==> flow/design.v (excerpt) <==
module conv_mac_unit (
	input wire aclk,
	input wire aresetn,
	input wire aclken,
	input wire[1:0] calfmt,
	input wire[8*16-1:0] mac_in_ftm,
	input wire[8*16-1:0] mac_in_wgt,
	input wire mac_in_ftm_masked,
	input wire[1:0] mac_in_info_along,
	input wire mac_in_valid,
	output wire[7:0] mac_out_exp,
	output wire[39:0] mac_out_frac,
	output wire[1:0] mac_out_info_along,
	output wire mac_out_valid
);
For scale: roughly 20,000 cells after synthesis, ~160,000 sq um of cells after synthesis.
clock: 7.0 ns
lec_check: 0
abc_area: 1
cap_margin: 20
core_aspect_ratio: 0.72
core_margin: 9
core_utilization: 40
cts_cluster_diameter: 137
slew_margin: 0
run.sh (not shown) runs the stock make flow with config.mk's settings and CLKGATE_MAP_FILE=.
Edit:
ABC_AREA = not set   (was 1)
CORE_ASPECT_RATIO = not set   (was 0.72)
CORE_MARGIN = 2   (was 9)
CORE_UTILIZATION = 66   (was 40)
CTS_CLUSTER_DIAMETER = not set   (was 137)
SETUP_SLACK_MARGIN = 1.09   (was not set)
SLEW_MARGIN = 20   (was 0)
Outcome: Worst hold slack gets better by 0.0080 ns. Global-route usage increases by 15 points. Non-clock buffer count increases by 956. Routed wire length decreases by 4.9%. Synthesized area decreases by 4.4%.
Edit:
CORE_UTILIZATION = 53   (was 66)
SETUP_SLACK_MARGIN = not set   (was 1.09)
clock period = 6.58 ns   (was 7.0 ns; I/O delays follow)
Outcome:
- die size rose by 24%
- sequential share of layout area climbs by 0.89 points
- wire length drops by 7.5%
- final area went down by 3.7%
- maximum frequency decreases by 0.40%
Edit:
CORE_UTILIZATION = 40   (was 53)
clock period = 7.0 ns   (was 6.58 ns; I/O delays follow)
Fmax fell by 4.4%.
Die size goes up by 32%.
Edit:
CAP_MARGIN = 5   (was 20)
CTS_CLUSTER_SIZE = 33   (was not set)
GPL_TIMING_DRIVEN = 0   (was not set)
HOLD_SLACK_MARGIN = 0.01   (was not set)
SETUP_SLACK_MARGIN = 0.05   (was not set)
=> Flip-flop count stays the same; maximum frequency fell by 1.0%; register-to-register slack degrades by 0.07 ns; routed wire length rose by 22%; global-route usage rose by 4.7 points; area after synthesis does not change.
Edit:
CAP_MARGIN = 20   (was 5)
CORE_UTILIZATION = 58   (was 40)
CTS_CLUSTER_SIZE = not set   (was 33)
GPL_TIMING_DRIVEN = not set   (was 0)
HOLD_SLACK_MARGIN = not set   (was 0.01)
SETUP_SLACK_MARGIN = not set   (was 0.05)
clock period = 7.55 ns   (was 7.0 ns; I/O delays follow)
After rerunning: The new run ran to the end with no violations. Worst setup slack gains 0.33 ns. Worst hold slack gains 0.013 ns.

========
Setup of run 1:
Starting RTL as in the previous note.
clock: 6.94 ns
lec_check: 0
cap_margin: 20
core_margin: 2
core_utilization: 68
place_density: 0.42
slew_margin: 20
Modified inputs, run 2 compared to run 1
# run 1
export LEC_CHECK = 0
export CAP_MARGIN = 20
export CORE_MARGIN = 2
export CORE_UTILIZATION = 68
export PLACE_DENSITY = 0.42
export SLEW_MARGIN = 20
create_clock -name core_clock -period 6.94 [get_ports {aclk}]
# run 2
export LEC_CHECK = 0
export CAP_MARGIN = 20
export CORE_MARGIN = 2
export CORE_UTILIZATION = 22
export SLEW_MARGIN = 20
create_clock -name core_clock -period 6.84 [get_ports {aclk}]
==> results <==
Summary of run 2 over run 1: non-filler instance count after layout shows an increase of 6525; post-CTS setup-driven buffer insertion count shows a reduction of 3; largest net degree at the start of global routing shows an increase of about 38%; wire length on met2 shows an increase of 12000 um. Delta(worst setup slack, run 2 - run 1) > 0.
## Diff of input files: run 3 against run 2
# run 2
export LEC_CHECK = 0
export CAP_MARGIN = 20
export CORE_MARGIN = 2
export CORE_UTILIZATION = 22
export SLEW_MARGIN = 20
create_clock -name core_clock -period 6.84 [get_ports {aclk}]
# run 3
export LEC_CHECK = 0
export CAP_MARGIN = 20
export CORE_MARGIN = 2
export CORE_UTILIZATION = 10
export SLEW_MARGIN = 20
create_clock -name core_clock -period 8.2 [get_ports {aclk}]
Delta (run 3 minus run 2): core area has increased; last weighted congestion value of the routability-driven placer shrank by about 2.7%; design area picked up an extra 0.010 sq mm; die area now sits higher. Run 3 against run 2: minimum clock period increased by 520 ps relative to the old numbers; total of plain and repair buffers excluding clock buffers decreased by 40% relative to the old numbers; sequential share of layout area decreased by 1.3 points relative to the old numbers. The die extent in x reported for run 3 is greater than that of run 2 by about 50%. Run 3 vs run 2, top achievable clock speed went down by about 7%.
For run 4, these inputs were changed with respect to run 3:
# run 3
export LEC_CHECK = 0
export CAP_MARGIN = 20
export CORE_MARGIN = 2
export CORE_UTILIZATION = 10
export SLEW_MARGIN = 20
create_clock -name core_clock -period 8.2 [get_ports {aclk}]
# run 4
export LEC_CHECK = 0
export CAP_MARGIN = 20
export CORE_MARGIN = 2
export CORE_UTILIZATION = 57
export SLEW_MARGIN = 20
create_clock -name core_clock -period 4.27 [get_ports {aclk}]
Notes after the runs:
Finished, but not clean: run 4, with setup timing. Run 3 vs run 4, launch point of the critical path: mac_cell_u.mul_op_b_arr_d1[4][1]$_DFFE_PP_ vs mac_cell_u.mul_op_b_arr_d1[6][6]$_DFFE_PP_. The die of run 4 is smaller than the one used in run 3. When run 4 is measured against run 3, its total of plain and repair buffers excluding clock buffers turns out 2190 higher.

========
== lane 1 ==
Starting RTL as in the previous note.
// conv_mac_unit
module conv_mac_unit (
	input wire aclk,
	input wire aresetn,
	input wire aclken,
	input wire[1:0] calfmt,
	input wire[8*16-1:0] mac_in_ftm,
	input wire[8*16-1:0] mac_in_wgt,
	input wire mac_in_ftm_masked,
	input wire[1:0] mac_in_info_along,
	input wire mac_in_valid,
	output wire[7:0] mac_out_exp,
	output wire[39:0] mac_out_frac,
	output wire[1:0] mac_out_info_along,
	output wire mac_out_valid
);
	localparam integer ATOMIC_C = 8;
	wire[ATOMIC_C*16-1:0] mul_op_a;
	wire[ATOMIC_C*16-1:0] mul_op_b;
	wire mul_ce;
	wire[ATOMIC_C*32-1:0] mul_res;
	conv_mac_cell #(
		.ATOMIC_C(ATOMIC_C),
		.EN_SMALL_FP16("true"),
		.INFO_ALONG_WIDTH(2),
		.SIM_DELAY(0)
	)mac_cell_u(
		.aclk(aclk),
		.aresetn(aresetn),
		.aclken(aclken),
		.calfmt(calfmt),
		.mac_in_ftm(mac_in_ftm),
		.mac_in_wgt(mac_in_wgt),
		.mac_in_ftm_masked(mac_in_ftm_masked),
		.mac_in_info_along(mac_in_info_along),
		.mac_in_valid(mac_in_valid),
		.mac_out_exp(mac_out_exp),
		.mac_out_frac(mac_out_frac),
		.mac_out_info_along(mac_out_info_along),
		.mac_out_valid(mac_out_valid),
		.mul_op_a(mul_op_a),
		.mul_op_b(mul_op_b),
		.mul_ce(mul_ce),
		.mul_res(mul_res)
	);
	genvar mul_i;
	generate
		for(mul_i = 0;mul_i < ATOMIC_C;mul_i = mul_i + 1)
		begin:mul_blk
			signed_mul #(
				.op_a_width(16),
				.op_b_width(16),
				.output_width(32),
				.en_in_reg("false"),
				.en_out_reg("false"),
				.simulation_delay(0)
			)mul_u(
				.clk(aclk),
				.ce_in_reg(1'b0),
				.ce_mul(mul_ce),
				.ce_out_reg(1'b0),
				.op_a(mul_op_a[mul_i*16+15:mul_i*16]),
				.op_b(mul_op_b[mul_i*16+15:mul_i*16]),
				.res(mul_res[mul_i*32+31:mul_i*32])
			);
		end
	endgenerate
endmodule
Settings: LEC_CHECK=0, ABC_AREA=1, CAP_MARGIN=20, CORE_MARGIN=2, CORE_UTILIZATION=69, CTS_CLUSTER_DIAMETER=334, CTS_CLUSTER_SIZE=99, PLACE_DENSITY=0.4, SLEW_MARGIN=20; clock period 4.27 ns.
Lane 1 never completed; the flow aborted with a tool error in 5_1_grt.
Input changes introduced in lane 2 (baseline for comparison: lane 1):
# lane 1
export LEC_CHECK = 0
export ABC_AREA = 1
export CAP_MARGIN = 20
export CORE_MARGIN = 2
export CORE_UTILIZATION = 69
export CTS_CLUSTER_DIAMETER = 334
export CTS_CLUSTER_SIZE = 99
export PLACE_DENSITY = 0.4
export SLEW_MARGIN = 20
create_clock -name core_clock -period 4.27 [get_ports {aclk}]
# lane 2
export LEC_CHECK = 0
export ABC_AREA = 1
export CAP_MARGIN = 20
export CORE_MARGIN = 2
export CORE_UTILIZATION = 62
export CTS_CLUSTER_DIAMETER = 346
export SLEW_MARGIN = 20
create_clock -name core_clock -period 4.27 [get_ports {aclk}]
### Flow results
Complete run, failing final checks: lane 2, reason negative setup slack.
Diff lane 1 and lane 2: site row count lower in lane 1
As far as number of cell instances after yosys synthesis is concerned, lane 2 and lane 1 perform about the same.
When lane 2 is measured against lane 1, its width of the die turns out 5.4% higher.
Lane 2 -> lane 1: and-or/or-and share of the synthesized area delta 0, exact match
In lane 2 relative to lane 1, die area had gone up by more than 10%.
Comparing lane 2 against lane 1, there is no change at all in area share of xor/xnor cells in the synthesized design.
Compared with lane 1, in lane 2 synthesized area divided by synthesized cell count roughly the same, number of setup buffers added after CTS saw a decrease, number of levels the H-tree was split into increased 3.
Inputs modified between lane 2 and lane 3:
# lane 2
export LEC_CHECK = 0
export ABC_AREA = 1
export CAP_MARGIN = 20
export CORE_MARGIN = 2
export CORE_UTILIZATION = 62
export CTS_CLUSTER_DIAMETER = 346
export SLEW_MARGIN = 20
create_clock -name core_clock -period 4.27 [get_ports {aclk}]
# lane 3
export LEC_CHECK = 0
export CAP_MARGIN = 20
export CORE_MARGIN = 2
export CORE_UTILIZATION = 23
export SLEW_MARGIN = 20
create_clock -name core_clock -period 10.7 [get_ports {aclk}]
Of lane 2 and lane 3, only lane 3 finishes the flow clean. The final report for lane 2 shows a completed flow and a layout that fails verification, specifically negative setup slack. Lane 3 ends up with a global-route usage that is 24 points lower than in lane 2. Arithmetic-cell share of the synthesized area counting full adders, half adders and majority gates (higher): lane 3. Lane 2 ended up with more cell instances than lane 3 did. Taking lane 2 as the reference, in lane 3 share of the final layout cell area in multi-input gates shows an increase of 5.3 points, sequential share of layout area moved up, length of routed met3 wiring now smaller. STATUS worst-case hold slack: lane 3 wins against lane 2. Run comparison: lane 3 end point of the critical path mac_out_valid; lane 2 end point of the critical path mul_blk[5].mul_u.mul_res[21]. Placer congestion estimate: lane 3 vs lane 2 down about 9%.
Changes in lane 4 relative to lane 3:
# lane 3
export LEC_CHECK = 0
export CAP_MARGIN = 20
export CORE_MARGIN = 2
export CORE_UTILIZATION = 23
export SLEW_MARGIN = 20
create_clock -name core_clock -period 10.7 [get_ports {aclk}]
# lane 4
export LEC_CHECK = 0
export CAP_MARGIN = 20
export CORE_MARGIN = 2
export CORE_UTILIZATION = 65
export SLEW_MARGIN = 20
create_clock -name core_clock -period 3.99 [get_ports {aclk}]
- The setup total negative slack in lane 4 was lower than what lane 3 gave.
- [compare] base=lane 3 new=lane 4: sequential share of layout area shows a reduction of 2.0 points, placement-stage cell area increased by about 5% relative to the old numbers, critical path arrival higher.
- For lane 4, the start point of the critical path was mac_cell_u.mul_op_a_arr_d1[0][12], unlike lane 3, where it was calfmt[1].
- Lane 3: PASS, flow complete, no timing, DRC or antenna violations
- The flow for lane 4 finished, though final verification flagged negative setup slack.
